$ cat design.v
 module ADDER_TREE#(parameter DATA_IN_WIDTH = 8,DATA_OUT_WIDTH = 16)
							(clk,rst_n,ena,data_in1,data_in2,data_out,done,	pipe
							);
 input clk,rst_n,ena;
 input [DATA_IN_WIDTH - 1:0] data_in1,data_in2;
 output [DATA_OUT_WIDTH:0] data_out;
 output done;
 reg signed done;
 reg signed [DATA_OUT_WIDTH:0] data_out;
output [6:0] pipe;
reg signed [6:0] pipe;
wire data_in2_b0,data_in2_b1,data_in2_b2,data_in2_b3,data_in2_b4,data_in2_b5,data_in2_b6,data_in2_b7;
wire [DATA_IN_WIDTH - 1:0] M_wire0,M_wire1,M_wire2,M_wire3,M_wire4,M_wire5,M_wire6,M_wire7;
reg signed  [DATA_IN_WIDTH - 1:0] M_reg0,M_reg1,M_reg2,M_reg3,M_reg4,M_reg5,M_reg6,M_reg7;
reg signed  [DATA_IN_WIDTH:0] M_reg_ls1_0,M_reg_ls1_1,M_reg_ls1_2,M_reg_ls1_3,M_reg_ls1_4,M_reg_ls1_5,M_reg_ls1_6,M_reg_ls1_7;
reg signed  [DATA_IN_WIDTH + 1:0] Adder_reg1_0,Adder_reg1_1,Adder_reg1_2,Adder_reg1_3;
reg signed  [DATA_IN_WIDTH + 3:0] Adder_reg1_ls2_0,Adder_reg1_ls2_1,Adder_reg1_ls2_2,Adder_reg1_ls2_3,Adder_reg2_0,Adder_reg2_1;
reg signed  [DATA_IN_WIDTH + DATA_IN_WIDTH - 1:0] Adder_reg2_ls4_0,Adder_reg2_ls4_1;
reg signed  [DATA_IN_WIDTH + DATA_IN_WIDTH - 1:0] Adder_reg3_1;
assign data_in2_b0 = data_in2[0];
assign data_in2_b1 = data_in2[1];
assign data_in2_b2 = data_in2[2];
assign data_in2_b3 = data_in2[3];
assign data_in2_b4 = data_in2[4];
assign data_in2_b5 = data_in2[5];
assign data_in2_b6 = data_in2[6];
assign data_in2_b7 = data_in2[7];
assign M_wire0 = data_in2_b0 ? data_in1 : 0;
assign M_wire1 = data_in2_b1 ? data_in1 : 0;
assign M_wire2 = data_in2_b2 ? data_in1 : 0;
assign M_wire3 = data_in2_b3 ? data_in1 : 0;
assign M_wire4 = data_in2_b4 ? data_in1 : 0;
assign M_wire5 = data_in2_b5 ? data_in1 : 0;
assign M_wire6 = data_in2_b6 ? data_in1 : 0;
assign M_wire7 = data_in2_b7 ? data_in1 : 0;
always @(posedge clk or negedge rst_n)
  begin
    if(!rst_n)
	   begin
		   M_reg0 <= 0;
			M_reg1 <= 0;
			M_reg2 <= 0;
			M_reg3 <= 0;
			M_reg4 <= 0;
			M_reg5 <= 0;
			M_reg6 <= 0;
			M_reg7 <= 0;
			pipe[0] <= 0;
		end
	 else
	   begin
		  if(ena)
		    begin
			   M_reg0 <= M_wire0;
				M_reg1 <= M_wire1;
				M_reg2 <= M_wire2;
				M_reg3 <= M_wire3;
				M_reg4 <= M_wire4;
				M_reg5 <= M_wire5;
				M_reg6 <= M_wire6;
				M_reg7 <= M_wire7;
				pipe[0] <= 1;
			 end
		end
  end
always @(posedge clk or negedge rst_n)
  begin
    if(!rst_n)
	   begin
		   M_reg_ls1_0 <= 0;
			M_reg_ls1_1 <= 0;
			M_reg_ls1_2 <= 0;
			M_reg_ls1_3 <= 0;
			M_reg_ls1_4 <= 0;
			M_reg_ls1_5 <= 0;
			M_reg_ls1_6 <= 0;
			M_reg_ls1_7 <= 0;
			pipe[1] <= 0;
		end
	 else
	   begin
		  if(pipe[0])
		    begin
			   M_reg_ls1_0 <= M_reg0;
				M_reg_ls1_1 <= {M_reg1[7:0],1'b0};
				M_reg_ls1_2 <= M_reg2;
				M_reg_ls1_3 <= {M_reg3[7:0],1'b0};
				M_reg_ls1_4 <= M_reg4;
				M_reg_ls1_5 <= {M_reg5[7:0],1'b0};
				M_reg_ls1_6 <= M_reg6;
				M_reg_ls1_7 <= {M_reg7[7:0],1'b0};
				pipe[1] <= 1;
			 end
		end
  end
always @(posedge clk or negedge rst_n)
  begin
    if(!rst_n)
	   begin
		   Adder_reg1_0 <= 0;
			Adder_reg1_1 <= 0;
			Adder_reg1_2 <= 0;
			Adder_reg1_3 <= 0;
			pipe[2] <= 0;
		end
	 else
	   begin
		  if(pipe[1])
		    begin
			   Adder_reg1_0 <= M_reg_ls1_0 + M_reg_ls1_1;
				Adder_reg1_1 <= M_reg_ls1_2 + M_reg_ls1_3;
				Adder_reg1_2 <= M_reg_ls1_4 + M_reg_ls1_5;
				Adder_reg1_3 <= M_reg_ls1_6 + M_reg_ls1_7;
				pipe[2] <= 1;
			 end
		end
  end
always @(posedge clk or negedge rst_n)
  begin
    if(!rst_n)
	   begin
		   Adder_reg1_ls2_0 <= 0;
			Adder_reg1_ls2_1 <= 0;
			Adder_reg1_ls2_2 <= 0;
			Adder_reg1_ls2_3 <= 0;
			pipe[3] <= 0;
		end
	 else
	   begin
		  if(pipe[2])
		    begin
			   Adder_reg1_ls2_0 <= Adder_reg1_0;
				Adder_reg1_ls2_1 <= {Adder_reg1_1[9:0],2'b0};
				Adder_reg1_ls2_2 <= Adder_reg1_2;
				Adder_reg1_ls2_3 <= {Adder_reg1_3[9:0],2'b0};
				pipe[3] <= 1;
			 end
		end
  end
 always @(posedge clk or negedge rst_n)
  begin
    if(!rst_n)
	   begin
		   Adder_reg2_0 <= 0;
			Adder_reg2_1 <= 0;
			pipe[4] <= 0;
		end
	 else
	   begin
		  if(pipe[3])
		    begin
			   Adder_reg2_0 <= Adder_reg1_ls2_0 + Adder_reg1_ls2_1;
				Adder_reg2_1 <= Adder_reg1_ls2_2 + Adder_reg1_ls2_3;
				pipe[4] <= 1;
			 end
		end
  end
  always @(posedge clk or negedge rst_n)
  begin
    if(!rst_n)
	   begin
		   Adder_reg2_ls4_0 <= 0;
		   Adder_reg2_ls4_1 <= 0;
			pipe[5] <= 0;
		end
	 else
	   begin
		  if(pipe[4])
		    begin
				Adder_reg2_ls4_0 <= Adder_reg2_0;
				Adder_reg2_ls4_1 <= {Adder_reg2_1[11:0],4'b0};
				pipe[5] <= 1;
			 end
		end
  end
 always @(posedge clk or negedge rst_n)
  begin
    if(!rst_n)
	   begin
		   Adder_reg3_1 <= 0;
			pipe[6] <= 0;
		end
	 else
	   begin
		  if(pipe[5])
		    begin
			   Adder_reg3_1 <= Adder_reg2_ls4_0 + Adder_reg2_ls4_1;
				pipe[6] <= 1;
			 end
		end
  end
always @(posedge clk or negedge rst_n)
  begin
    if(!rst_n)
	   begin
		  data_out <= 0;
		  done <= 0; 
		end
	 else
	   begin
		  if(pipe[6])
		    begin
			  data_out <= Adder_reg3_1;
			  done <= 1'b1;
			 end
		end
  end
 endmodule 
$ cat run.sh
#!/bin/bash
# the make line also repeats each setting of config.mk as NAME=value (left out here)
make -C /OpenROAD-flow-scripts/flow DESIGN_CONFIG=/design/flow/config.mk WORK_HOME=/design/flow/orfs CLKGATE_MAP_FILE= finish
$ cat config.mk
export PLATFORM = sky130hd
export DESIGN_NAME = ADDER_TREE
export DESIGN_NICKNAME = ADDER_TREE
export VERILOG_FILES = /design/flow/design.v
export SDC_FILE = /design/flow/constraint.sdc
export NUM_CORES = 4
export LEC_CHECK = 0
export CAP_MARGIN = 25
export CORE_MARGIN = 2
export CORE_UTILIZATION = 72
export CTS_CLUSTER_DIAMETER = 38
export CTS_CLUSTER_SIZE = 47
export GPL_TIMING_DRIVEN = 1
export MIN_ROUTING_LAYER = met1
export PLACE_DENSITY_LB_ADDON = 0.07
export SETUP_SLACK_MARGIN = -0.17
export SLEW_MARGIN = 20
$ cat constraint.sdc
create_clock -name core_clock -period 1.76 [get_ports {clk}]
set_input_delay 0.3520 -clock core_clock [delete_from_list [all_inputs] [get_ports {clk}]]
set_output_delay 0.3520 -clock core_clock [all_outputs]
set_load 0.01 [all_outputs]
==> job_summary.md, run 1 <==
### Metrics collected by this job

| Metric | Value |
|---|---|
| Seq group | 9.17 mW |
| Crit end category | flop |
| Leak | 7.57 nW |
| Worst Setup EP | Adder_reg1_1[9] |
| Initial antenna violation count | 0 |
| First-pass DRT Iterations | 6 |
| Top area cell types | dfrtp_1 55%, mux2_2 16%, ha_1 5.6%, o21ai_0 3.7%, nand3_1 2.5% |
| Post-synthesis cell type count | about 50 |
| Skew-Pair Late Insertion Delay | ~0.51 ns |
| Post-synthesis cell count | around 1100 |
| Hpwl dp | ~18 mm |
| Worst r2r dst | Adder_reg1_1[9] |
| Clk buf depth | 3 |
| Hold Crit Depth | 2 |
| Largest net degree at the start of global routing | around 66 |
| Number of cells on the critical path | 9 |
| Status | failed layout checks |
| Vias per cell | 6.18 |
| R2R Path Start | M_reg_ls1_2[1] |
| Chip height | 141 µm |
| Yosys synthesis chip area | about 14000 µm² |
| P_int | 16.6 mW |
| Floorplan Nets | 1211 |
| GRT Util Overall | a little under a third |
| Max stage delay on crit path | about 0.39 ns |
| Fmax | 469 MHz |
| Worst hold slack | 0.336 ns |
| Top_reg_cell synth | dfrtp_1 |
| Area leader share | 54.8% |
| Top-Level Pins | 44 |
| Crit path DAT | 2.56 ns |
| Power per cell area | 1450 nW/µm² |
| Synth top cells by count | 296 x dfrtp_1, 187 x mux2_2, 99 x o21ai_0, 78 x inv_1, 67 x nand3_1 |
| CTS sink count | 296 |
| Worst-margin pin slew | 0.512 ns |
| Core area | roughly 19000 µm² |
| Clock power share | 34.5% |
| Setup Skew | 0.0160 ns |
| Clock Pin Slew Worst Setup and Hold Paths | 0.07 ns |
| Synth area leader | dfrtp_1 |
| CTS tree | done |
| Via Count | 9226 |
| Worst Hold Class | in -> reg |
| Count leader, synth | dfrtp_1 |
| PnR worst setup slack | -0.373 ns |
| GP Congestion | 0.832 |
| Count of tool warnings | 29 |
| Init Core Util | 72.8% |
| Max_cap viols | 0 |
| Total grt overflow | 0 |
| Mapped Area | approximately 14000 µm² |
| DRT Wirelength | 31.5 mm |
| XORs/XNORs by Area | under 10% |
| Synth Register Bits | 296 |
| Final Hold Viols | 0 |
| Max Slew Vio Count | 0 |
| Die width | 141 µm |
| Layout Nets | 1319 |
| CP Max Fanout | 2 |
| Crit path time final | between 2 and 2.5 ns |
| First-pass GRT wire length | between 40 and 50 mm |
| Comb pwr | around 6.3 mW |
| Register share of total power | 38.9% |
| Worst-path cell chain | ha_2 -> fa_2 -> a21oi_4 -> o21ai_2 -> buf_4 -> buf_6 -> o31ai_4 -> a31oi_1 -> a21oi_1 |
| Critical path's top delay family | AND-OR/OR-AND gates |
| H-tree depth | 2 |
| Simple share | 6.85% |
| P_clk | 8.13 mW |
| Biggest consumer | registers |
| Row cnt | 50 |
| MUX share of area | 15.7% |
| Die footprint | 19900 µm² |
| Reg2reg setup slack | -0.37 ns |
| Worst Setup SP | M_reg_ls1_2[1] |
| Placed instance count | about 1400 |
| Cycle use final | 121% |
| Fail Reasons | setup timing |
| Fillers | 828 |
| Worst path bufs/invs | 2 |
| VDD IR max | 1.06 mV |
| Sequential share of the synthesized area | 54.8% |
| Switching power | 6.96 mW |
| Setup WS pre-CTS | -0.313 ns |
| Post-DRT Antenna Nets | 0 |
| Non-filler cells, final | 1492 |
| CTS Buf Count | 37 |
| Critical-path top delay cell | dfrtp_1 |
| Number of enable flip-flop cells | 0 |
| Mean Syn Cell Area | 12.0 µm² |
| Avg WL per Cell | 21.1 µm |
| Reg2reg path depth | 9 |
| # Cells Yosys | between 1000 and 1500 |
| Unrepaired setup endpoints after global routing | yes |
| Largest family of logic cells by area | multiplexers |
| Ys Warns | 1 |
| PortBufs | 43 |
| FA/HA/MAJ Cells, Area Fraction | 6.68% |
| Setup-failing EPs final | 43 |
| Crit Path Category | reg -> reg |
| Net Sw Frac | 29.5% |
| N_diodes | 0 |
| First DRT Iteration DRCs | 722 |
| Hold Path Origin | ena |
| Relative slew slack | 65.7% |
| Area Overhead vs Synth | 20.5% |
| FFs w/ async S/R, synth | 100% |
| DRC | 0 |
| Startpoint Class | flop |
| Gate power share | 26.6% |
| AO/OA Area Share | 9.94% |
| End of the worst hold path | M_reg4[3] |
| Number of global-route vias before repair | about 9500 |
| Worst EP required | 2.18 ns |
| Root buf cell | clkbuf_16 |
[routing by layer]
metal / track usage, % / routed length (µm) / up-vias
met1: 40.1 / 12500 / 4634
li1: - / - / 4171
met4: 6.84 / 707 / 0
met3: 4.35 / 1630 / 73
met5: 0 / 0 / -
met2: 55.9 / 16700 / 348
[stage by stage]
stage                     setup TNS, ns  power [mW]  util (%)  cell area [µm²]
after floorplan                   -1.21        12.9         -            13600
after global placement            -2.28        14.6      78.9            14700
after detailed placement          -3.64        14.9      78.9            14700
after CTS                         -3.97        23.3      86.5            16100
after global routing              -7.64        24.6      87.7            16300
final                             -4.47        23.6      87.7            16300
[area by class of cell]
class                           count  area, µm²  area share [%]
Timing Repair Buffer              129       1160            7.14
Inverter                           78        293            1.80
Clock buffer                       42        995            6.10
Sequential cell                   296       7410            45.5
Tap cell                          234        293            1.80
Clock inverter                     23        339            2.08
Multi-Input combinational cell    690       5800            35.6
[timing repair]
action / in CTS / in global routing
gates cloned: 0 / 0
hold buffers: 1 / 0
buffers inserted: 4 / 8
endpoints found under the hold margin: 46 / 0
resized: 14 / 33
setup endpoints to repair: 15 / 28
pin swaps: 11 / 25
==> inputs of run 2 (changes only) <==
- ABC_AREA: unset -> 1
- CAP_MARGIN: 25 -> 20
- CTS_CLUSTER_DIAMETER: 38 -> 128
- CTS_CLUSTER_SIZE: 47 -> unset
- GPL_TIMING_DRIVEN: 1 -> unset
- MIN_ROUTING_LAYER: met1 -> unset
- PLACE_DENSITY_LB_ADDON: 0.07 -> unset
- SETUP_SLACK_MARGIN: -0.17 -> -0.04
- clock period: 1.76 -> 1.7 ns (I/O delays scaled with it)
==> job_summary.md, run 2 <==
### Metrics collected by this job

| Metric | Value |
|---|---|
| CTS sink count | 296 (unchanged) |
| Count leader, synth | nand2_1 (was dfrtp_1) |
| Simple share | 22.6% (was 6.85%) |
| Critical-path top delay cell | dfrtp_1 (unchanged) |
| Switching power | 7.00 mW (was 6.96 mW) |
| Vias per cell | 5.65 (was 6.18) |
| Max Slew Vio Count | 0 (unchanged) |
| Avg WL per Cell | 16.1 µm (was 21.1 µm) |
| CP most frequent cell | nand2_2 |
| Area leader share | 53.9% (was 54.8%) |
| Non-filler cells, final | 1961 (was 1492) |
| Number of enable flip-flop cells | 0 (unchanged) |
| Synth Register Bits | 296 (unchanged) |
| Chip height | 142 µm (was 141 µm) |
| Synth area leader | dfrtp_1 (unchanged) |
| Relative slew slack | 66.9% (was 65.7%) |
| First-pass DRT Iterations | 6 (unchanged) |
| R2R Path Start | M_reg_ls1_2[1] (unchanged) |
| Reg2reg setup slack | -0.02 ns (was -0.37 ns) |
| PortBufs | 43 (unchanged) |
| Mean Syn Cell Area | 8.42 µm² (was 12.0 µm²) |
| Crit end category | flop (unchanged) |
| Number of cells on the critical path | 9 (unchanged) |
| P_clk | 6.82 mW (was 8.13 mW) |
| Worst EP required | 2.19 ns (was 2.18 ns) |
| Worst Hold Class | in -> reg (unchanged) |
| Met1 Usage GRT | 39.8% (was 40.1%) |
| First DRT Iteration DRCs | 690 (was 722) |
| Row cnt | 50 (unchanged) |
| Layout Nets | 1792 (was 1319) |
| Initial antenna violation count | 0 (unchanged) |
| Clk buf depth | 3 (unchanged) |
| Top-Level Pins | 44 (unchanged) |
| Synth top cells by count | 658 x nand2_1, 296 x dfrtp_1, 176 x inv_1, 138 x o21ai_0, 73 x nand3_1 (was 296 x dfrtp_1, 187 x mux2_2, 99 x o21ai_0, 78 x inv_1, 67 x nand3_1) |
| Crit path time final | 1.72 ns (was 2.13 ns) |
| Worst Setup SP | M_reg_ls1_2[1] (unchanged) |
| Fmax | 580 MHz (was 469 MHz) |
| Fillers | 1063 (was 828) |
| Hpwl dp | 20.8 mm (was 17.7 mm) |
| Max_cap viols | 0 (unchanged) |
| End of the worst hold path | M_reg0[7] (was M_reg4[3]) |
| Total grt overflow | 0 (unchanged) |
| Setup Skew | 0.0103 ns (was 0.0160 ns) |
| Fail Reasons | setup timing (unchanged) |
| Crit path DAT | 2.21 ns (was 2.56 ns) |
| Worst Setup EP | Adder_reg1_1[7] (was Adder_reg1_1[9]) |
| FFs w/ async S/R, synth | 100% (unchanged) |
| XORs/XNORs by Area | 0.956% (was 2.07%) |
| PnR worst setup slack | -0.0242 ns (was -0.373 ns) |
| Clock power share | 31.0% (was 34.5%) |
| FA/HA/MAJ Cells, Area Fraction | 6.58% (was 6.68%) |
| Final Hold Viols | 0 (unchanged) |
| Worst-margin pin slew | 0.496 ns (was 0.512 ns) |
| Cycle use final | 101% (was 121%) |
| Status | failed layout checks (unchanged) |
| Overall power | 22.0 mW (was 23.6 mW) |
| Final design utilization | 84.8% (was 87.7%) |
| VDD IR max | 1.09 mV (was 1.06 mV) |
| AO/OA Area Share | 9.10% (was 9.94%) |
| Floorplan Nets | 1718 (was 1211) |
| CP Max Fanout | 2 (unchanged) |
| MUX share of area | 0% (was 15.7%) |
| Max stage delay on crit path | 0.39 ns (about the same) |
| Power per cell area | 1390 nW/µm² (was 1450 nW/µm²) |
| Reg2reg path depth | 9 (unchanged) |
| Skew-Pair Late Insertion Delay | 0.55 ns (was 0.51 ns) |
| Core area | 18700 µm² (was 18600 µm²) |
| Count of tool warnings | 29 (unchanged) |
| Critical path's top delay family | adder cells (was AND-OR/OR-AND gates) |
| Post-synthesis cell count | 1631 (was 1124) |
| Init Core Util | 73.4% (was 72.8%) |
| CTS Buf Count | 30 (was 37) |
| Worst hold slack | 0.263 ns (was 0.336 ns) |
| Post-synthesis cell type count | 27 (was 50) |
| DRC | 0 (unchanged) |
| Grt met3 use | 4.31% (was 4.35%) |
| Root buf cell | clkbuf_16 (unchanged) |
| Worst-path cell chain | ha_2 -> fa_2 -> nand2_2 -> nand2_2 -> a21oi_1 -> nor2_1 -> o21ai_1 -> nand3_1 -> nand2_1 (was ha_2 -> fa_2 -> a21oi_4 -> o21ai_2 -> buf_4 -> buf_6 -> o31ai_4 -> a31oi_1 -> a21oi_1) |
| Sequential share of the synthesized area | 53.9% (was 54.8%) |
| Hold Crit Depth | 3 (was 2) |
| Net Sw Frac | 31.8% (was 29.5%) |
| # Cells Yosys | 1631 (was 1124) |
| Placed instance count | 1891 (was 1414) |
| Worst r2r dst | Adder_reg1_1[7] (was Adder_reg1_1[9]) |
| Top Usage Layer GRT | met2 (unchanged) |
| Die footprint | 20200 µm² (was 19900 µm²) |
| Setup-failing EPs final | 2 (was 43) |
| N_diodes | 0 (unchanged) |
| Comb pwr | 5.87 mW (was 6.27 mW) |
| M2 GR Usage | 59.1% (was 55.9%) |
| Number of global-route vias before repair | 11200 (was 9483) |
| H-tree depth | 1 (was 2) |
| P_int | 15.0 mW (was 16.6 mW) |
| GRT Util Overall | 32.3% (was 30.9%) |
| Gate power share | 26.7% (was 26.6%) |
| Post-DRT Antenna Nets | 0 (unchanged) |
| Setup TNS | -0.0467 ns (was -4.47 ns) |
| Via Count | 11100 (was 9226) |
| Largest family of logic cells by area | simple AND/OR/NAND/NOR gates (was multiplexers) |
| Die width | 142 µm (was 141 µm) |
| Yosys synthesis chip area | 13700 µm² (was 13500 µm²) |
| Clock Pin Slew Worst Setup and Hold Paths | 0.06 ns (was 0.07 ns) |
| Worst path bufs/invs | 0 (was 2) |
| DRT Wirelength | 31.6 mm (was 31.5 mm) |
| Leak | 8.28 nW (was 7.57 nW) |
| Mapped Area | 13700 µm² (was 13500 µm²) |
| Seq group | 9.31 mW (was 9.17 mW) |
| Area Overhead vs Synth | 15.5% (was 20.5%) |
| Register share of total power | 42.3% (was 38.9%) |
| First-pass GRT wire length | 52.7 mm (was 49.0 mm) |
| Crit Path Category | reg -> reg (unchanged) |
| Largest net degree at the start of global routing | 59 (was 66) |
| Biggest consumer | registers (unchanged) |
| Startpoint Class | flop (unchanged) |
| GP Congestion | 0.880 (was 0.832) |
| Top area cell types | dfrtp_1 54%, nand2_1 18%, ha_1 5.6%, o21ai_0 5.0%, inv_1 4.8% (was dfrtp_1 55%, mux2_2 16%, ha_1 5.6%, o21ai_0 3.7%, nand3_1 2.5%) |
| Top_reg_cell synth | dfrtp_1 (unchanged) |
| Unrepaired setup endpoints after global routing | yes (unchanged) |
| Ys Warns | 1 (unchanged) |
| Hold Path Origin | ena (unchanged) |
| CTS tree | done (unchanged) |
[run 2: final cells by class]
class / instances / area [µm²] / share of cell area, %
timing repair buffer: 98 / 940 / 5.92
sequential: 296 / 7410 / 46.7
multi-input combinational: 1101 / 5520 / 34.8
tap: 234 / 293 / 1.84
clock buffer: 42 / 897 / 5.65
clock inverter: 12 / 148 / 0.930
inverter: 178 / 668 / 4.21
[run 2: what timing repair did]
item                                   CTS  global route
setup endpoints to repair               31            20
resized                                 31            40
setup buffers                            4            11
endpoints found under the hold margin   48             0
hold buffers                             1             0
pin swaps                                1             8
[run 2: through the flow]
stage               cell area [µm²]  setup WS [ns]
finish                        15900        -0.0242
global route                  15900         -0.128
global placement              14600         0.0227
detailed placement            14600        -0.0586
floorplan                     13700         0.0839
CTS                           15700        -0.0341
[run 2: layer usage]
layer / vias to the layer above / routed length [µm]
met3: 81 / 1580
met2: 374 / 16400
met4: 0 / 861
met1: 5300 / 12800
li1: 5325 / -
met5: - / 0
==> inputs of run 3 (changes only) <==
- ABC_AREA: 1 -> unset
- CORE_UTILIZATION: 72 -> 65
- CTS_CLUSTER_DIAMETER: 128 -> unset
- SETUP_SLACK_MARGIN: -0.04 -> unset
- clock period: 1.7 -> 1.98 ns (I/O delays scaled with it)
==> job_summary.md, run 3 <==
### Metrics collected by this job

| Metric | Value |
|---|---|
| Via Count | 8522 (was 11100) |
| Synth top cells by count | 296 x dfrtp_1, 187 x mux2_2, 99 x o21ai_0, 78 x inv_1, 67 x nand3_1 (was 658 x nand2_1, 296 x dfrtp_1, 176 x inv_1, 138 x o21ai_0, 73 x nand3_1) |
| Worst Setup SP | M_reg_ls1_6[1] (was M_reg_ls1_2[1]) |
| Unrepaired setup endpoints after global routing | yes (unchanged) |
| Non-filler cells, final | 1483 (was 1961) |
| Post-synthesis cell count | 1124 (was 1631) |
| Layout Nets | 1276 (was 1792) |
| First-pass GRT wire length | 44.5 mm (was 52.7 mm) |
| First DRT Iteration DRCs | 487 (was 690) |
| Total grt overflow | 0 (unchanged) |
| Top-Level Pins | 44 (unchanged) |
| Leak | 7.30 nW (was 8.28 nW) |
| Post-route cell area | 15900 µm² (about the same) |
| N_diodes | 0 (unchanged) |
| Reg2reg setup slack | -0.02 ns (about the same) |
| Worst hold slack | 0.438 ns (was 0.263 ns) |
| Comb pwr | 5.14 mW (was 5.87 mW) |
| Switching power | 5.42 mW (was 7.00 mW) |
| Avg WL per Cell | 17.5 µm (was 16.1 µm) |
| Reg2reg path depth | 7 (was 9) |
| Max stage delay on crit path | 0.38 ns (was 0.39 ns) |
| Clk buf depth | 3 (unchanged) |
| Final Hold Viols | 0 (unchanged) |
| PnR worst setup slack | -0.0241 ns (was -0.0242 ns) |
| Max_cap viols | 0 (unchanged) |
| Chip height | 148 µm (was 142 µm) |
| Worst Hold Class | in -> async (was in -> reg) |
| VDD IR max | 0.803 mV (was 1.09 mV) |
| FFs w/ async S/R, synth | 100% (unchanged) |
| Die footprint | 22000 µm² (was 20200 µm²) |
| Clock power share | 31.2% (was 31.0%) |
| Vias per cell | 5.75 (was 5.65) |
| Post-DRT Antenna Nets | 0 (unchanged) |
| PortBufs | 43 (unchanged) |
| Cycle use final | 101% (about the same) |
| # Cells Yosys | 1124 (was 1631) |
| Critical-path top delay cell | dfrtp_1 (unchanged) |
| Crit path time final | 2.00 ns (was 1.72 ns) |
| First-pass DRT Iterations | 5 (was 6) |
| AO/OA Area Share | 9.94% (was 9.10%) |
| Seq group | 8.08 mW (was 9.31 mW) |
| H-tree depth | 1 (unchanged) |
| Ys Warns | 1 (unchanged) |
| Clock Pin Slew Worst Setup and Hold Paths | 0.06 ns (about the same) |
| DRC | 0 (unchanged) |
| Worst Setup EP | Adder_reg1_3[7] (was Adder_reg1_1[7]) |
| FA/HA/MAJ Cells, Area Fraction | 6.68% (was 6.58%) |
| Area leader share | 54.8% (was 53.9%) |
| Yosys synthesis chip area | 13500 µm² (was 13700 µm²) |
| Gate power share | 26.8% (was 26.7%) |
| Multi-input logic area | 5800 µm² (was 5520 µm²) |
| Biggest consumer | registers (unchanged) |
| Init Core Util | 66.6% (was 73.4%) |
| Worst EP required | 2.41 ns (was 2.19 ns) |
| Fillers | 1299 (was 1063) |
| Top area cell types | dfrtp_1 55%, mux2_2 16%, ha_1 5.6%, o21ai_0 3.7%, nand3_1 2.5% (was dfrtp_1 54%, nand2_1 18%, ha_1 5.6%, o21ai_0 5.0%, inv_1 4.8%) |
| CP Max Fanout | 2 (unchanged) |
| Top_reg_cell synth | dfrtp_1 (unchanged) |
| Net Sw Frac | 28.2% (was 31.8%) |
| Die width | 148 µm (was 142 µm) |
| Row cnt | 52 (was 50) |
| Setup-failing EPs final | 3 (was 2) |
| XORs/XNORs by Area | 2.07% (was 0.956%) |
| Number of global-route vias before repair | 8793 (was 11200) |
| CTS sink count | 296 (unchanged) |
| Worst r2r dst | Adder_reg1_3[7] (was Adder_reg1_1[7]) |
| CTS Buf Count | 30 (unchanged) |
| CTS tree | done (unchanged) |
| Largest net degree at the start of global routing | 130 (was 59) |
| Synth Register Bits | 296 (unchanged) |
| Sequential share of the synthesized area | 54.8% (was 53.9%) |
| P_clk | 5.99 mW (was 6.82 mW) |
| Crit Path Category | reg -> reg (unchanged) |
| Largest family of logic cells by area | multiplexers (was simple AND/OR/NAND/NOR gates) |
| Status | failed layout checks (unchanged) |
| Post-synthesis cell type count | 50 (was 27) |
| Number of enable flip-flop cells | 0 (unchanged) |
| Register share of total power | 42.1% (was 42.3%) |
| Count of tool warnings | 32 (was 29) |
| Core area | 20300 µm² (was 18700 µm²) |
| Fail Reasons | setup timing (unchanged) |
| Setup Skew | 0.00966 ns (was 0.0103 ns) |
| P_int | 13.8 mW (was 15.0 mW) |
| DRT Wirelength | 26.0 mm (was 31.6 mm) |
| GRT Util Overall | 24.8% (was 32.3%) |
| Skew-Pair Late Insertion Delay | 0.54 ns (was 0.55 ns) |
| Hpwl dp | 17.1 mm (was 20.8 mm) |
| Crit end category | flop (unchanged) |
| Fmax | 499 MHz (was 580 MHz) |
| Root buf cell | clkbuf_16 (unchanged) |
| Setup WS pre-CTS | -0.0798 ns (was -0.0586 ns) |
| Mean Syn Cell Area | 12.0 µm² (was 8.42 µm²) |
| GP Congestion | 0.813 (was 0.880) |
| Startpoint Class | flop (unchanged) |
| Number of cells on the critical path | 7 (was 9) |
| Count leader, synth | dfrtp_1 (was nand2_1) |
| Crit path DAT | 2.43 ns (was 2.21 ns) |
| Synth area leader | dfrtp_1 (unchanged) |
| Power per cell area | 1210 nW/µm² (was 1390 nW/µm²) |
| MUX share of area | 15.7% (was 0%) |
| Worst path bufs/invs | 0 (unchanged) |
| Simple share | 6.85% (was 22.6%) |
| Mapped Area | 13500 µm² (was 13700 µm²) |
| Relative slew slack | 60.6% (was 66.9%) |
| Critical path's top delay family | AND-OR/OR-AND gates (was adder cells) |
| Worst-path cell chain | ha_2 -> fa_2 -> a21oi_4 -> o21ai_2 -> o21ai_1 -> or3b_1 -> a31o_2 (was ha_2 -> fa_2 -> nand2_2 -> nand2_2 -> a21oi_1 -> nor2_1 -> o21ai_1 -> nand3_1 -> nand2_1) |
| Final design utilization | 78.1% (was 84.8%) |
| Placement Cell Area | 14500 µm² (was 14600 µm²) |
| R2R Path Start | M_reg_ls1_6[1] (was M_reg_ls1_2[1]) |
| Worst-margin pin slew | 0.591 ns (was 0.496 ns) |
| FF+latch area | 7410 µm² (about the same) |
| Initial antenna violation count | 0 (unchanged) |
| Area Overhead vs Synth | 17.3% (was 15.5%) |
| Placed instance count | 1420 (was 1891) |
| Floorplan Nets | 1211 (was 1718) |
| Max Slew Vio Count | 0 (unchanged) |
==> run 3: routing by layer <==
layer,up-vias,track usage [%],share of wire (%)
li1,4068,-,-
met1,4256,35.4,45
met2,156,41.8,49
met3,42,2.73,3.5
met4,0,5.67,1.9
met5,-,0,0
==> run 3: through the flow <==
stage                     power (mW)  TNS (ns)
final                           19.2   -0.0500
after floorplan                 11.4         0
after global placement          12.8   -0.0266
after CTS                       19.1   -0.0441
after global routing            20.3    -0.639
after detailed placement        13.0    -0.299
==> run 3: what timing repair did <==
item                                    in CTS  in global routing
endpoints found under the setup margin      11                 22
setup buffers                                1                  5
hold buffers                                 1                  0
hold endpoints to repair                    50                  0
gates resized                               10                 38
gates cloned                                 0                  0
pin swaps                                    9                 15
==> run 3: cell type report <==
class	count	share of cell area [%]
flip-flops and latches	296	46.7
well taps	270	2.13
repair buffers	93	5.97
clock buffers	42	5.47
inverters	78	1.85
clock inverters	14	1.28
multi-input cells	690	36.6
==> inputs of run 4 (changes only) <==
- CORE_UTILIZATION: 65 -> 72
- SETUP_SLACK_MARGIN: unset -> -0.11
- clock period: 1.98 -> 1.69 ns (I/O delays scaled with it)
==> job_summary.md, run 4 <==
### Metrics collected by this job

| Metric | Value |
|---|---|
| Init Core Util | 72.8% (was 66.6%) |
| Largest family of logic cells by area | multiplexers (unchanged) |
| Chip height | 141 µm (was 148 µm) |
| Worst path bufs/invs | 0 (unchanged) |
| Final Hold Viols | 0 (unchanged) |
| Critical-path top delay cell | dfrtp_1 (unchanged) |
| P_clk | 6.57 mW (was 5.99 mW) |
| Register share of total power | 40.8% (was 42.1%) |
| Worst-margin pin slew | 0.786 ns (was 0.591 ns) |
| Post-synthesis cell count | 1124 (unchanged) |
| CTS Buf Count | 30 (unchanged) |
| Area leader share | 54.8% (unchanged) |
| Max stage delay on crit path | 0.39 ns (was 0.38 ns) |
| Initial antenna violation count | 0 (unchanged) |
| Total grt overflow | 0 (unchanged) |
| Top-Level Pins | 44 (unchanged) |
| Synth area leader | dfrtp_1 (unchanged) |
| Biggest consumer | registers (unchanged) |
| Largest net degree at the start of global routing | 69 (was 130) |
| DRC | 0 (unchanged) |
| Synth top cells by count | 296 x dfrtp_1, 187 x mux2_2, 99 x o21ai_0, 78 x inv_1, 67 x nand3_1 (unchanged) |
| Top_reg_cell synth | dfrtp_1 (unchanged) |
| Mapped Area | 13500 µm² (unchanged) |
| Ys Warns | 1 (unchanged) |
| Post-DRT Antenna Nets | 0 (unchanged) |
| Clk buf depth | 3 (unchanged) |
| Reg2reg path depth | 7 (unchanged) |
| Worst Setup EP | Adder_reg1_2[7] (was Adder_reg1_3[7]) |
| Via Count | 9422 (was 8522) |
| Startpoint Class | flop (unchanged) |
| H-tree depth | 1 (unchanged) |
| Worst EP required | 2.12 ns (was 2.41 ns) |
| First DRT Iteration DRCs | 633 (was 487) |
| CTS sink count | 296 (unchanged) |
| VDD IR max | 1.07 mV (was 0.803 mV) |
| Fillers | 793 (was 1299) |
| Power per cell area | 1420 nW/µm² (was 1210 nW/µm²) |
| Setup-failing EPs final | 46 (was 3) |
| XORs/XNORs by Area | 2.07% (unchanged) |
| Avg WL per Cell | 21.5 µm (was 17.5 µm) |
| Overall power | 23.6 mW (was 19.2 mW) |
| Final design utilization | 89.2% (was 78.1%) |
| Layout Nets | 1336 (was 1276) |
| Number of cells on the critical path | 7 (unchanged) |
| Fmax | 477 MHz (was 499 MHz) |
| Worst Hold Class | in -> async (unchanged) |
| Hpwl dp | 18.2 mm (was 17.1 mm) |
| Max_cap viols | 0 (unchanged) |
| Die footprint | 19900 µm² (was 22000 µm²) |
| Row cnt | 50 (was 52) |
| Cycle use final | 124% (was 101%) |
| Clock power share | 27.9% (was 31.2%) |
| N_diodes | 0 (unchanged) |
| Vias per cell | 6.26 (was 5.75) |
| First-pass GRT wire length | 47.1 mm (was 44.5 mm) |
| # Cells Yosys | 1124 (unchanged) |
| Setup Skew | 0.00728 ns (was 0.00966 ns) |
| Count leader, synth | dfrtp_1 (unchanged) |
| Crit end category | flop (unchanged) |
| Worst hold slack | 0.215 ns (was 0.438 ns) |
| Simple share | 6.85% (unchanged) |
| Count of tool warnings | 31 (was 32) |
| MUX share of area | 15.7% (unchanged) |
| AO/OA Area Share | 9.94% (unchanged) |
| Gate power share | 31.3% (was 26.8%) |
| Net Sw Frac | 30.3% (was 28.2%) |
| CP Max Fanout | 2 (unchanged) |
| Setup WS pre-CTS | -0.334 ns (was -0.0798 ns) |
| Worst-path cell chain | ha_2 -> fa_2 -> a21oi_2 -> o21ai_2 -> o21ai_1 -> or3b_1 -> a31o_2 (was ha_2 -> fa_2 -> a21oi_4 -> o21ai_2 -> o21ai_1 -> or3b_1 -> a31o_2) |
| R2R Path Start | M_reg_ls1_4[1] (was M_reg_ls1_6[1]) |
| First-pass DRT Iterations | 5 (unchanged) |
| Relative slew slack | 47.5% (was 60.6%) |
| Switching power | 7.14 mW (was 5.42 mW) |
| Yosys synthesis chip area | 13500 µm² (unchanged) |
| Number of enable flip-flop cells | 0 (unchanged) |
| Unrepaired setup endpoints after global routing | yes (unchanged) |
| Core area | 18600 µm² (was 20300 µm²) |
| Crit path time final | 2.10 ns (was 2.00 ns) |
| Die width | 141 µm (was 148 µm) |
| Reg2reg setup slack | -0.41 ns (was -0.02 ns) |
| Worst Setup SP | M_reg_ls1_4[1] (was M_reg_ls1_6[1]) |
| Top area cell types | dfrtp_1 55%, mux2_2 16%, ha_1 5.6%, o21ai_0 3.7%, nand3_1 2.5% (unchanged) |
| Leak | 7.66 nW (was 7.30 nW) |
| Setup TNS | -6.60 ns (was -0.0500 ns) |
| Area Overhead vs Synth | 22.5% (was 17.3%) |
| Number of global-route vias before repair | 9437 (was 8793) |
| DRT Wirelength | 32.4 mm (was 26.0 mm) |
| Floorplan Nets | 1211 (unchanged) |
| CTS tree | done (unchanged) |
| Skew-Pair Late Insertion Delay | 0.55 ns (was 0.54 ns) |
| Max Slew Vio Count | 0 (unchanged) |
| Synth Register Bits | 296 (unchanged) |
| Crit path DAT | 2.53 ns (was 2.43 ns) |
| P_int | 16.4 mW (was 13.8 mW) |
| Worst r2r dst | Adder_reg1_2[7] (was Adder_reg1_3[7]) |
| Post-synthesis cell type count | 50 (unchanged) |
| Seq group | 9.60 mW (was 8.08 mW) |
| Status | failed layout checks (unchanged) |
| Fail Reasons | setup timing (unchanged) |
| FA/HA/MAJ Cells, Area Fraction | 6.68% (unchanged) |
| Sequential share of the synthesized area | 54.8% (unchanged) |
| Comb pwr | 7.38 mW (was 5.14 mW) |
| GRT Util Overall | 29.3% (was 24.8%) |
| GP Congestion | 0.797 (was 0.813) |
| PortBufs | 43 (unchanged) |
| PnR worst setup slack | -0.408 ns (was -0.0241 ns) |
| Root buf cell | clkbuf_16 (unchanged) |
| Mean Syn Cell Area | 12.0 µm² (unchanged) |
| Crit Path Category | reg -> reg (unchanged) |
| FFs w/ async S/R, synth | 100% (unchanged) |
| Critical path's top delay family | AND-OR/OR-AND gates (unchanged) |
| Clock Pin Slew Worst Setup and Hold Paths | 0.07 ns (was 0.06 ns) |
run 4: cell type report:
type | count | area [µm²] | share of cell area (%)
clock buffer | 48 | 890 | 5.37
tap | 234 | 293 | 1.77
inverter | 78 | 293 | 1.77
clock inverter | 6 | 80.1 | 0.483
multi-input combinational | 690 | 6210 | 37.5
timing repair buffer | 153 | 1390 | 8.38
sequential | 296 | 7410 | 44.7
run 4: metal layers:
layer	routed length, µm	share of wire (%)	track usage [%]	up-vias
met5	0	0	0	-
met1	13000	40	39.5	4775
met2	17000	52	51.0	359
met3	1590	4.9	3.70	93
met4	873	2.7	8.16	0
li1	-	-	-	4195
run 4: metrics by stage:
step                cells  area [µm²]
floorplan            1124       13600
global placement     1430       14800
detailed placement   1430       14800
CTS                  1492       16000
global route         1505       16600
finish               1505       16600
run 4: what timing repair did:
action | CTS | global route
pin swaps | 26 | 57
endpoints found under the hold margin | 243 | 0
gates resized | 38 | 91
buffers inserted | 7 | 20
endpoints found under the setup margin | 30 | 46
hold buffers | 1 | 0
==> inputs of run 5 (changes only) <==
- ABC_AREA: unset -> 1
- CTS_CLUSTER_DIAMETER: unset -> 345
- CTS_CLUSTER_SIZE: unset -> 14
- PLACE_DENSITY: unset -> 0.37
- SETUP_SLACK_MARGIN: -0.11 -> unset
- TNS_END_PERCENT: unset -> 70
==> job_summary.md, run 5 <==
### Metrics collected by this job

| Metric | Value |
|---|---|
| Yosys synthesis chip area | 13700 µm² (was 13500 µm²) |
| Reg2reg path depth | 7 (unchanged) |
| Count of tool warnings | 30 (was 31) |
| Placement Cell Area | 14600 µm² (was 14800 µm²) |
| Top_reg_cell synth | dfrtp_1 (unchanged) |
| Worst Setup SP | M_reg_ls1_7[3] (was M_reg_ls1_4[1]) |
| Synth Register Bits | 296 (unchanged) |
| Fmax | 577 MHz (was 477 MHz) |
| Synth area leader | dfrtp_1 (unchanged) |
| H-tree depth | 1 (unchanged) |
| Status | failed layout checks (unchanged) |
| Switching power | 6.88 mW (was 7.14 mW) |
| Largest family of logic cells by area | simple AND/OR/NAND/NOR gates (was multiplexers) |
| Skew-Pair Late Insertion Delay | 0.53 ns (was 0.55 ns) |
| First-pass DRT Iterations | 6 (was 5) |
| Seq group | 9.45 mW (was 9.60 mW) |
| # Cells Yosys | 1631 (was 1124) |
| First DRT Iteration DRCs | 751 (was 633) |
| Register share of total power | 45.7% (was 40.8%) |
| Power per cell area | 1320 nW/µm² (was 1420 nW/µm²) |
| Post-synthesis cell count | 1631 (was 1124) |
| Reg2reg setup slack | -0.04 ns (was -0.41 ns) |
| Non-filler cells, final | 1939 (was 1505) |
| FA/HA/MAJ Cells, Area Fraction | 6.58% (was 6.68%) |
| Crit Path Category | reg -> reg (unchanged) |
| Simple share | 22.6% (was 6.85%) |
| Clock Pin Slew Worst Setup and Hold Paths | 0.07 ns (about the same) |
| Net Sw Frac | 33.3% (was 30.3%) |
| Met3 wire len | 1.43 mm (was 1.59 mm) |
| Crit path DAT | 2.21 ns (was 2.53 ns) |
| Avg WL per Cell | 15.9 µm (was 21.5 µm) |
| P_clk | 5.04 mW (was 6.57 mW) |
| Clock power share | 24.3% (was 27.9%) |
| Cycle use final | 103% (was 124%) |
| Chip height | 142 µm (was 141 µm) |
| Critical path's top delay family | simple AND/OR/NAND/NOR gates (was AND-OR/OR-AND gates) |
| GP Congestion | 0.882 (was 0.797) |
| Crit path time final | 1.73 ns (was 2.10 ns) |
| Hpwl dp | 20.3 mm (was 18.2 mm) |
| Die width | 142 µm (was 141 µm) |
| Sequential share of the synthesized area | 53.9% (was 54.8%) |
| Ys Warns | 1 (unchanged) |
| DRC | 0 (unchanged) |
| Startpoint Class | flop (unchanged) |
| Max stage delay on crit path | 0.41 ns (was 0.39 ns) |
| Via Count | 11100 (was 9422) |
| CTS sink count | 296 (unchanged) |
| Worst Setup EP | Adder_reg1_3[6] (was Adder_reg1_2[7]) |
| P_int | 13.8 mW (was 16.4 mW) |
| Top Metal Used | met4 (unchanged) |
| PnR worst setup slack | -0.0445 ns (was -0.408 ns) |
| FFs w/ async S/R, synth | 100% (unchanged) |
| End of the worst hold path | M_reg3[7] |
| Floorplan Nets | 1718 (was 1211) |
| Number of cells on the critical path | 7 (unchanged) |
| Max_cap viols | 0 (unchanged) |
| Total grt overflow | 0 (unchanged) |
| Met2 Wirelength | 16.0 mm (was 17.0 mm) |
| MUX share of area | 0% (was 15.7%) |
| Worst path bufs/invs | 0 (unchanged) |
| VDD IR max | 1.02 mV (was 1.07 mV) |
| Top area cell types | dfrtp_1 54%, nand2_1 18%, ha_1 5.6%, o21ai_0 5.0%, inv_1 4.8% (was dfrtp_1 55%, mux2_2 16%, ha_1 5.6%, o21ai_0 3.7%, nand3_1 2.5%) |
| Worst r2r dst | Adder_reg1_3[6] (was Adder_reg1_2[7]) |
| CTS Buf Count | 25 (was 30) |
| Top-Level Pins | 44 (unchanged) |
| Crit end category | flop (unchanged) |
| Leak | 8.10 nW (was 7.66 nW) |
| Relative slew slack | 67.3% (was 47.5%) |
| Gate power share | 30.0% (was 31.3%) |
| Worst-path cell chain | ha_1 -> nand2_1 -> a31oi_1 -> nor2_1 -> nand2_1 -> nand3_1 -> nand2_1 (was ha_2 -> fa_2 -> a21oi_2 -> o21ai_2 -> o21ai_1 -> or3b_1 -> a31o_2) |
| Number of global-route vias before repair | 10700 (was 9437) |
| Number of enable flip-flop cells | 0 (unchanged) |
| Comb pwr | 6.21 mW (was 7.38 mW) |
| Critical-path top delay cell | ha_1 (was dfrtp_1) |
| Synth top cells by count | 658 x nand2_1, 296 x dfrtp_1, 176 x inv_1, 138 x o21ai_0, 73 x nand3_1 (was 296 x dfrtp_1, 187 x mux2_2, 99 x o21ai_0, 78 x inv_1, 67 x nand3_1) |
| Max Slew Vio Count | 0 (unchanged) |
| Die footprint | 20200 µm² (was 19900 µm²) |
| Hold Crit Depth | 3 |
| Biggest consumer | registers (unchanged) |
| Core area | 18700 µm² (was 18600 µm²) |
| Hold Path Origin | ena |
| Worst EP required | 2.16 ns (was 2.12 ns) |
| Root buf cell | clkbuf_16 (unchanged) |
| First-pass GRT wire length | 50.6 mm (was 47.1 mm) |
| N_diodes | 0 (unchanged) |
| AO/OA Area Share | 9.10% (was 9.94%) |
| Setup Skew | 0.0127 ns (was 0.00728 ns) |
| Mapped Area | 13700 µm² (was 13500 µm²) |
| CP most frequent cell | nand2_1 |
| Worst-margin pin slew | 0.489 ns (was 0.786 ns) |
| Placed instance count | 1893 (was 1430) |
| Initial antenna violation count | 0 (unchanged) |
| CP Max Fanout | 4 (was 2) |
| Worst Hold Class | in -> reg (was in -> async) |
| CTS tree | done (unchanged) |
| PortBufs | 43 (unchanged) |
| Setup-failing EPs final | 4 (was 46) |
| Unrepaired setup endpoints after global routing | yes (unchanged) |
| Vias per cell | 5.73 (was 6.26) |
| Largest net degree at the start of global routing | 63 (was 69) |
| Row cnt | 50 (unchanged) |
| Fillers | 1106 (was 793) |
| Clk buf depth | 3 (unchanged) |
| Fail Reasons | setup timing (unchanged) |
| Post-route cell area | 15700 µm² (was 16600 µm²) |
| Count leader, synth | nand2_1 (was dfrtp_1) |
| Area leader share | 53.9% (was 54.8%) |
| Init Core Util | 73.4% (was 72.8%) |
| Layout Nets | 1792 (was 1336) |
| Post-DRT Antenna Nets | 0 (unchanged) |
| Routed met1 length | 12.5 mm (was 13.0 mm) |
| Mean Syn Cell Area | 8.42 µm² (was 12.0 µm²) |
| Area Overhead vs Synth | 14.4% (was 22.5%) |
| R2R Path Start | M_reg_ls1_7[3] (was M_reg_ls1_4[1]) |
| Final Hold Viols | 0 (unchanged) |
| XORs/XNORs by Area | 0.956% (was 2.07%) |
| DRT Wirelength | 30.9 mm (was 32.4 mm) |
| Post-synthesis cell type count | 27 (was 50) |
| GRT Util Overall | 30.6% (was 29.3%) |
-- run 5: per-layer routing --
layer  vias up  GRT usage [%]
met5         -              0
met4         0           9.26
met3       100           3.43
met2       390           55.1
met1      5320           39.4
li1       5302              -
-- run 5: repair_timing --
| item | in CTS | in global routing |
|---|---|---|
| cloned | 0 | 0 |
| hold endpoints to repair | 42 | 0 |
| pin swaps | 5 | 17 |
| endpoints found under the setup margin | 44 | 31 |
| hold buffers | 1 | 0 |
| resized | 44 | 62 |
| setup buffers | 5 | 13 |
-- run 5: stage by stage --
| step | hold slack, ns | worst slack [ns] | util [%] | TNS [ns] | power, mW |
|---|---|---|---|---|---|
| 2_1_floorplan | 0.0424 | 0.0739 | - | 0 | 13.2 |
| 4_1_cts | 0.186 | -0.00504 | 81.9 | -0.00933 | 20.1 |
| 6_report | 0.189 | -0.0445 | 84.0 | -0.127 | 20.7 |
| 5_1_grt | 0.210 | -0.144 | 84.0 | -0.849 | 22.0 |
| 3_3_place_gp | 0.282 | 0.0137 | 78.1 | 0 | 14.9 |
| 3_5_place_dp | 0.285 | -0.118 | 78.1 | -0.528 | 15.1 |
-- run 5: cell type report --
cell class                 count  area (µm²)  share of cell area (%)
multi-input combinational   1101        5740                    36.5
clock buffer                  25         626                    3.98
inverter                     178         668                    4.25
clock inverter                 2        25.0                   0.159
timing repair buffer         103         956                    6.08
tap                          234         293                    1.86
sequential                   296        7410                    47.2
==> inputs of run 6 (changes only) <==
- CTS_CLUSTER_DIAMETER: 345 -> 91
- CTS_CLUSTER_SIZE: 14 -> unset
- PLACE_DENSITY: 0.37 -> 0.41
- SETUP_SLACK_MARGIN: unset -> 0.52
- TNS_END_PERCENT: 70 -> unset
- clock period: 1.69 -> 1.8 ns (I/O delays scaled with it)
==> job_summary.md, run 6 <==
## Implementation flow summary

| Metric | Value |
|---|---|
| Hpwl dp | 21.3 mm (was 20.3 mm) |
| XORs/XNORs by Area | 0.956% (unchanged) |
| Chip height | 142 µm (unchanged) |
| Yosys synthesis chip area | 13700 µm² (unchanged) |
| Post-synthesis cell type count | 27 (unchanged) |
| Die width | 142 µm (unchanged) |
| Root buf cell | clkbuf_16 (unchanged) |
| Count leader, synth | nand2_1 (unchanged) |
| Last stage | global routing |
| AO/OA Area Share | 9.10% (unchanged) |
| FA/HA/MAJ Cells, Area Fraction | 6.58% (unchanged) |
| Synth top cells by count | 658 x nand2_1, 296 x dfrtp_1, 176 x inv_1, 138 x o21ai_0, 73 x nand3_1 (unchanged) |
| Area leader share | 53.9% (unchanged) |
| Row cnt | 50 (unchanged) |
| Init Core Util | 73.4% (unchanged) |
| H-tree depth | 1 (unchanged) |
| Status | aborted with a tool error (was failed layout checks) |
| CTS sink count | 296 (unchanged) |
| Simple share | 22.6% (unchanged) |
| Mapped Area | 13700 µm² (unchanged) |
| Sequential share of the synthesized area | 53.9% (unchanged) |
| Core area | 18700 µm² (unchanged) |
| MUX share of area | 0% (unchanged) |
| Post-synthesis cell count | 1631 (unchanged) |
| Largest family of logic cells by area | simple AND/OR/NAND/NOR gates (unchanged) |
| FFs w/ async S/R, synth | 100% (unchanged) |
| Floorplan Nets | 1718 (unchanged) |
| Top_reg_cell synth | dfrtp_1 (unchanged) |
| CTS Buf Count | 29 (was 25) |
| Synth Register Bits | 296 (unchanged) |
| PortBufs | 43 (unchanged) |
| Number of enable flip-flop cells | 0 (unchanged) |
| Ys Warns | 1 (unchanged) |
| Clk buf depth | 3 (unchanged) |
| Mean Syn Cell Area | 8.42 µm² (unchanged) |
| Total grt overflow | 1011 |
| Top area cell types | dfrtp_1 54%, nand2_1 18%, ha_1 5.6%, o21ai_0 5.0%, inv_1 4.8% (unchanged) |
| Synth area leader | dfrtp_1 (unchanged) |
| Die footprint | 20200 µm² (unchanged) |
| Run Error | [ERROR GRT-0232] Routing congestion too high. Check the congestion heatmap in the GUI. |
| GP Congestion | 0.861 (was 0.882) |
| # Cells Yosys | 1631 (unchanged) |
| Top-Level Pins | 44 (unchanged) |
| GRT Util Overall | 95.3% |
==> run 6: stage by stage <==
step	utilization [%]	instances	hold WS (ns)	setup slack (ns)	instance area [µm²]
4_1_cts	90.9	1990	0.215	0.138	17000
3_5_place_dp	80.4	1882	0.338	0.153	15000
3_3_place_gp	80.4	1882	0.333	0.208	15000
2_1_floorplan	-	1631	0.0644	0.268	14200
==> run 6: what timing repair did <==
item	4_1_cts
setup buffers	55
setup endpoints to repair	134
hold buffers	1
hold endpoints to repair	49
pin swaps	78
resized	259
==> run 6: metal layers <==
| layer | GRT overflow | track usage (%) |
|---|---|---|
| met5 | 4 | 43.4 |
| met4 | 336 | 111 |
| met3 | 20 | 77.0 |
| met2 | 646 | 114 |
| met1 | 5 | 88.1 |
==> inputs of run 7 (changes only) <==
- ABC_AREA: 1 -> unset
- CAP_MARGIN: 20 -> 25
- CORE_UTILIZATION: 72 -> 71
- CTS_CLUSTER_DIAMETER: 91 -> 38
- CTS_CLUSTER_SIZE: unset -> 14
- GPL_TIMING_DRIVEN: unset -> 1
- MIN_ROUTING_LAYER: unset -> met1
- PLACE_DENSITY: 0.41 -> unset
- PLACE_DENSITY_LB_ADDON: unset -> 0.07
- SETUP_SLACK_MARGIN: 0.52 -> 0.35
- clock period: 1.8 -> 1.76 ns (I/O delays scaled with it)
==> job_summary.md, run 7 <==
### Metrics collected by this job

| Metric | Value |
|---|---|
| Status | failed layout checks (was aborted with a tool error) |
| Fail Reasons | setup timing |
| Worst-path cell chain | ha_1 -> o21ai_0 -> buf_4 -> o21ai_2 -> buf_4 -> nand3b_1 -> and3_4 -> o31ai_2 |
| CP Max Fanout | 3 |
| Top-Level Pins | 44 (unchanged) |
| AO/OA Area Share | 9.94% (was 9.10%) |
| Via Count | 10700 |
| Post-synthesis cell count | 1124 (was 1631) |
| PortBufs | 43 (unchanged) |
| Yosys synthesis chip area | 13500 µm² (was 13700 µm²) |
| Biggest consumer | registers |
| Sequential share of the synthesized area | 54.8% (was 53.9%) |
| Crit path DAT | 2.64 ns |
| Number of global-route vias before repair | 10700 |
| VDD IR max | 1.01 mV |
| Simple share | 6.85% (was 22.6%) |
| Hpwl dp | 18.2 mm (was 21.3 mm) |
| Die footprint | 20200 µm² (about the same) |
| Vias per cell | 6.91 |
| Crit Path Category | reg -> reg |
| N_diodes | 0 |
| Placed instance count | 1406 (was 1882) |
| Number of cells on the critical path | 8 |
| Area Overhead vs Synth | 29.5% |
| Avg WL per Cell | 28.4 µm |
| Setup-failing EPs final | 42 |
| Synth area leader | dfrtp_1 (unchanged) |
| Critical path's top delay family | AND-OR/OR-AND gates |
| Final Hold Viols | 0 |
| Final design utilization | between 90 and 100% |
| Worst Setup EP | Adder_reg3_1[14] |
| Worst path bufs/invs | 2 |
| Hold Crit Depth | 2 |
| Crit end category | flop |
| DRC | 0 |
| Initial antenna violation count | 0 |
| CTS Buf Count | 37 (was 29) |
| Top_reg_cell synth | dfrtp_1 (unchanged) |
| Reg2reg setup slack | -0.46 ns |
| Max_cap viols | 0 |
| # Cells Yosys | 1124 (was 1631) |
| Reg2reg path depth | 8 |
| Crit path time final | 2.22 ns |
| Net Sw Frac | 34.3% |
| R2R Path Start | Adder_reg2_ls4_0[7] |
| Hold Path Origin | ena |
| H-tree depth | 2 (was 1) |
| Gate power share | 34.1% |
| Setup WS pre-CTS | -0.277 ns (was 0.153 ns) |
| CTS tree | done |
| Relative slew slack | around three fifths |
| FA/HA/MAJ Cells, Area Fraction | 6.68% (was 6.58%) |
| Worst EP required | 2.18 ns |
| P_clk | approximately 7.5 mW |
| Unrepaired setup endpoints after global routing | yes |
| Chip height | 142 µm (about the same) |
| Clock power share | 29.3% |
| Post-synthesis cell type count | 50 (was 27) |
| Floorplan Nets | 1211 (was 1718) |
| Clk buf depth | 3 (unchanged) |
| Overall power | roughly 26 mW |
| Comb pwr | 8.79 mW |
| Cycle use final | 126% |
| Setup TNS | -8.49 ns |
| Worst Setup SP | Adder_reg2_ls4_0[7] |
| Core area | 18700 µm² (unchanged) |
| Placement Cell Area | 14900 µm² (was 15000 µm²) |
| First-pass GRT wire length | 56.7 mm |
| Clock Pin Slew Worst Setup and Hold Paths | about 0.06 ns |
| Fillers | 498 |
| Mapped Area | 13500 µm² (was 13700 µm²) |
| GP Congestion | 0.791 (was 0.861) |
| Top area cell types | dfrtp_1 55%, mux2_2 16%, ha_1 5.6%, o21ai_0 3.7%, nand3_1 2.5% (was dfrtp_1 54%, nand2_1 18%, ha_1 5.6%, o21ai_0 5.0%, inv_1 4.8%) |
| Largest net degree at the start of global routing | 84 |
| Count leader, synth | dfrtp_1 (was nand2_1) |
| First DRT Iteration DRCs | 1133 |
| Leak | around 8.0 nW |
| CP most frequent cell | buf_4 |
| Post-route cell area | roughly 18000 µm² |
| XORs/XNORs by Area | 2.07% (was 0.956%) |
| Max stage delay on crit path | 0.48 ns |
| Seq group | between 9 and 10 mW |
| Synth top cells by count | 296 x dfrtp_1, 187 x mux2_2, 99 x o21ai_0, 78 x inv_1, 67 x nand3_1 (was 658 x nand2_1, 296 x dfrtp_1, 176 x inv_1, 138 x o21ai_0, 73 x nand3_1) |
| Largest family of logic cells by area | multiplexers (was simple AND/OR/NAND/NOR gates) |
| MUX share of area | 15.7% (was 0%) |
| Worst r2r dst | Adder_reg3_1[14] |
| Critical-path top delay cell | dfrtp_1 |
| Root buf cell | clkbuf_16 (unchanged) |
| Count of tool warnings | 30 |
| Worst Hold Class | in -> reg |
| Register share of total power | around 37% |
| End of the worst hold path | pipe[0] |
| Setup Skew | roughly 0.024 ns |
| P_int | ~17 mW |
| Area leader share | 54.8% (was 53.9%) |
| Ys Warns | 1 (unchanged) |
| CTS sink count | 296 (unchanged) |
| Switching power | 8.83 mW |
| First-pass DRT Iterations | 7 |
| Mean Syn Cell Area | 12.0 µm² (was 8.42 µm²) |
| PnR worst setup slack | -0.457 ns |
| Layout Nets | 1368 |
| Synth Register Bits | 296 (unchanged) |
| GRT Util Overall | a little over a third |
| Max Slew Vio Count | 0 |
| Power per cell area | 1470 nW/µm² |
| Startpoint Class | flop |
| Worst hold slack | around 0.13 ns |
| Non-filler cells, final | 1541 |
| Number of enable flip-flop cells | 0 (unchanged) |
| Total grt overflow | 0 |
| Skew-Pair Late Insertion Delay | 0.53 ns |
| Row cnt | 50 (unchanged) |
| Post-DRT Antenna Nets | 0 |
| Init Core Util | 72.3% (was 73.4%) |
| Worst-margin pin slew | between 0.5 and 0.6 ns |
| Die width | 142 µm (about the same) |
| Fmax | 451 MHz |
| FFs w/ async S/R, synth | 100% (unchanged) |
| DRT Wirelength | ~44 mm |
## run 7: final cells by class
cell class                 instances  area, µm²  share of cell area [%]
sequential                       296       7410                    42.3
multi-input combinational        690       6710                    38.3
timing repair buffer             177       1610                    9.17
clock buffer                      44        982                    5.61
inverter                          78        297                    1.69
tap                              234        293                    1.67
clock inverter                    21        196                    1.12
timing repair inverter             1       7.51                  0.0429
## run 7: metal layers
metal | GRT usage (%) | vias to the layer above | wire [µm]
met5 | 0 | - | 0
met4 | 17.4 | 0 | 2910
met3 | 5.38 | 266 | 3300
met2 | 62.7 | 802 | 21900
met1 | 45.3 | 5333 | 15700
li1 | - | 4254 | -
## run 7: timing repair
item,CTS,global route
hold buffers,1,0
setup buffers,37,31
gates cloned,0,1
endpoints found under the setup margin,81,66
pin swaps,72,55
gates resized,201,98
hold endpoints to repair,44,0
==> inputs of run 8 (changes only) <==
- ABC_AREA: unset -> 1
- CAP_MARGIN: 25 -> 20
- CORE_UTILIZATION: 71 -> 72
- CTS_CLUSTER_DIAMETER: 38 -> 345
- GPL_TIMING_DRIVEN: 1 -> unset
- MIN_ROUTING_LAYER: met1 -> unset
- PLACE_DENSITY_LB_ADDON: 0.07 -> 0.08
- SETUP_SLACK_MARGIN: 0.35 -> 0.31
- clock period: 1.76 -> 1.69 ns (I/O delays scaled with it)
==> job_summary.md, run 8 <==
### Metrics collected by this job

| Metric | Value |
|---|---|
| Status | failed layout checks (unchanged) |
| Fail Reasons | setup timing (unchanged) |
| R2R Path Start | M_reg_ls1_2[7] (was Adder_reg2_ls4_0[7]) |
| Area leader share | 53.9% (was 54.8%) |
| Worst-margin pin slew | 0.617 ns (was 0.568 ns) |
| CTS sink count | 296 (unchanged) |
| First-pass GRT wire length | 59.8 mm (was 56.7 mm) |
| Hpwl dp | 20.8 mm (was 18.2 mm) |
| H-tree depth | 1 (was 2) |
| Chip height | 142 µm (about the same) |
| Comb pwr | 10.5 mW (was 8.79 mW) |
| Synth Register Bits | 296 (unchanged) |
| Mean Syn Cell Area | 8.42 µm² (was 12.0 µm²) |
| Setup Skew | 0.0184 ns (was 0.0237 ns) |
| CP Max Fanout | 4 (was 3) |
| Worst r2r dst | Adder_reg1_1[9] (was Adder_reg3_1[14]) |
| Critical-path top delay cell | dfrtp_2 (was dfrtp_1) |
| Crit path DAT | 2.50 ns (was 2.64 ns) |
| Seq group | 9.93 mW (was 9.43 mW) |
| Final design utilization | 93.4% (was 93.6%) |
| Layout Nets | 1862 (was 1368) |
| Power per cell area | 1470 nW/µm² (about the same) |
| PortBufs | 43 (unchanged) |
| Max Slew Vio Count | 0 (unchanged) |
| Die width | 142 µm (about the same) |
| First DRT Iteration DRCs | 2087 (was 1133) |
| Hold Crit Depth | 3 (was 2) |
| Largest family of logic cells by area | simple AND/OR/NAND/NOR gates (was multiplexers) |
| Worst Hold Class | in -> reg (unchanged) |
| Max stage delay on crit path | 0.46 ns (was 0.48 ns) |
| Final Hold Viols | 0 (unchanged) |
| Crit path time final | 2.07 ns (was 2.22 ns) |
| Reg2reg setup slack | -0.38 ns (was -0.46 ns) |
| Mapped Area | 13700 µm² (was 13500 µm²) |
| Worst-path cell chain | ha_1 -> inv_1 -> o21bai_1 -> a21oi_1 -> nand2_1 -> nand2_1 -> nand2_1 -> nand2_1 -> nand2_1 (was ha_1 -> o21ai_0 -> buf_4 -> o21ai_2 -> buf_4 -> nand3b_1 -> and3_4 -> o31ai_2) |
| Worst path bufs/invs | 1 (was 2) |
| PnR worst setup slack | -0.376 ns (was -0.457 ns) |
| Crit end category | flop (unchanged) |
| Net Sw Frac | 40.1% (was 34.3%) |
| Yosys synthesis chip area | 13700 µm² (was 13500 µm²) |
| Largest net degree at the start of global routing | 103 (was 84) |
| Clock Pin Slew Worst Setup and Hold Paths | 0.08 ns (was 0.06 ns) |
| Number of cells on the critical path | 9 (was 8) |
| Cycle use final | 122% (was 126%) |
| Post-synthesis cell count | 1631 (was 1124) |
| FFs w/ async S/R, synth | 100% (unchanged) |
| Initial antenna violation count | 4 (was 0) |
| Floorplan Nets | 1718 (was 1211) |
| End of the worst hold path | M_reg3[7] (was pipe[0]) |
| DRC | 0 (unchanged) |
| Clk buf depth | 3 (unchanged) |
| GP Congestion | 0.894 (was 0.791) |
| CTS tree | done (unchanged) |
| Via Count | 13900 (was 10700) |
| Critical path's top delay family | AND-OR/OR-AND gates (unchanged) |
| Gate power share | 40.7% (was 34.1%) |
| VDD IR max | 1.08 mV (was 1.01 mV) |
| Top-Level Pins | 44 (unchanged) |
| FA/HA/MAJ Cells, Area Fraction | 6.58% (was 6.68%) |
| CTS Buf Count | 25 (was 37) |
| Skew-Pair Late Insertion Delay | 0.55 ns (was 0.53 ns) |
| Vias per cell | 6.90 (was 6.91) |
| Synth top cells by count | 658 x nand2_1, 296 x dfrtp_1, 176 x inv_1, 138 x o21ai_0, 73 x nand3_1 (was 296 x dfrtp_1, 187 x mux2_2, 99 x o21ai_0, 78 x inv_1, 67 x nand3_1) |
| Fmax | 484 MHz (was 451 MHz) |
| Setup-failing EPs final | 24 (was 42) |
| P_clk | 5.33 mW (was 7.54 mW) |
| XORs/XNORs by Area | 0.956% (was 2.07%) |
| Unrepaired setup endpoints after global routing | yes (unchanged) |
| Hold Path Origin | ena (unchanged) |
| Synth area leader | dfrtp_1 (unchanged) |
| CP most frequent cell | nand2_1 (was buf_4) |
| Worst EP required | 2.12 ns (was 2.18 ns) |
| Leak | 8.65 nW (was 7.98 nW) |
| Max_cap viols | 0 (unchanged) |
| Clock power share | 20.7% (was 29.3%) |
| Biggest consumer | combinational logic (was registers) |
| Worst Setup SP | M_reg_ls1_2[7] (was Adder_reg2_ls4_0[7]) |
| Core area | 18700 µm² (unchanged) |
| Area Overhead vs Synth | 27.2% (was 29.5%) |
| Startpoint Class | flop (unchanged) |
| MUX share of area | 0% (was 15.7%) |
| First-pass DRT Iterations | 12 (was 7) |
| Number of global-route vias before repair | 12100 (was 10700) |
| Worst Setup EP | Adder_reg1_1[9] (was Adder_reg3_1[14]) |
| Root buf cell | clkbuf_16 (unchanged) |
| DRT Wirelength | 51.7 mm (was 43.8 mm) |
| Die footprint | 20200 µm² (about the same) |
| Reg2reg path depth | 9 (was 8) |
| Post-DRT Antenna Nets | 0 (unchanged) |
| Count of tool warnings | 31 (was 30) |
| Setup WS pre-CTS | -0.0497 ns (was -0.277 ns) |
| Relative slew slack | 58.4% (was 62.0%) |
| Row cnt | 50 (unchanged) |
| Avg WL per Cell | 25.7 µm (was 28.4 µm) |
| Init Core Util | 73.4% (was 72.3%) |
| Top_reg_cell synth | dfrtp_1 (unchanged) |
| Number of enable flip-flop cells | 0 (unchanged) |
| # Cells Yosys | 1631 (was 1124) |
| P_int | 15.4 mW (was 16.9 mW) |
| Ys Warns | 1 (unchanged) |
| AO/OA Area Share | 9.10% (was 9.94%) |
| Count leader, synth | nand2_1 (was dfrtp_1) |
| Fillers | 599 (was 498) |
| Post-synthesis cell type count | 27 (was 50) |
| Crit Path Category | reg -> reg (unchanged) |
| Simple share | 22.6% (was 6.85%) |
| Register share of total power | 38.6% (was 36.6%) |
| Total grt overflow | 0 (unchanged) |
| GRT Util Overall | 37.0% (was 36.3%) |
| Switching power | 10.3 mW (was 8.83 mW) |
| Top area cell types | dfrtp_1 54%, nand2_1 18%, ha_1 5.6%, o21ai_0 5.0%, inv_1 4.8% (was dfrtp_1 55%, mux2_2 16%, ha_1 5.6%, o21ai_0 3.7%, nand3_1 2.5%) |
| Sequential share of the synthesized area | 53.9% (was 54.8%) |
-- run 8: metrics by stage --
stage | hold WS (ns) | TNS, ns | area, µm² | std cells | power [mW]
2_1_floorplan | 0.0424 | 0 | 13900 | 1631 | 13.5
4_1_cts | 0.279 | 0 | 16400 | 1964 | 21.9
6_report | 0.299 | -2.43 | 17500 | 2013 | 25.8
5_1_grt | 0.321 | -4.40 | 17500 | 2009 | 26.5
3_3_place_gp | 0.286 | 0 | 14600 | 1882 | 15.1
3_5_place_dp | 0.290 | -0.0767 | 14600 | 1882 | 15.4
-- run 8: final cells by class --
cell class              count  area (µm²)  share of cell area (%)
inverters                 178         691                    3.95
multi-input cells        1101        6930                    39.6
flip-flops and latches    296        7420                    42.4
well taps                 234         293                    1.68
clock buffers              26         629                    3.60
clock inverters             1        16.3                  0.0931
diodes                      4        10.0                  0.0573
repair buffers            173        1490                    8.53
-- run 8: repair_timing --
action                                 in CTS  in global routing
setup endpoints to repair                  72                126
gates resized                             236                189
cloned                                      0                  1
endpoints found under the hold margin      44                  0
hold buffers                                1                  0
pin swaps                                  64                114
buffers inserted                           54                 44
-- run 8: per-layer routing --
metal	track usage [%]	up-vias	part of all wire [%]
met4	17.4	4	11
met3	5.48	600	11
met5	0	-	0.13
li1	-	5442	-
met1	45.7	6431	32
met2	64.8	1414	46
Power and IR drop assume default switching activity.
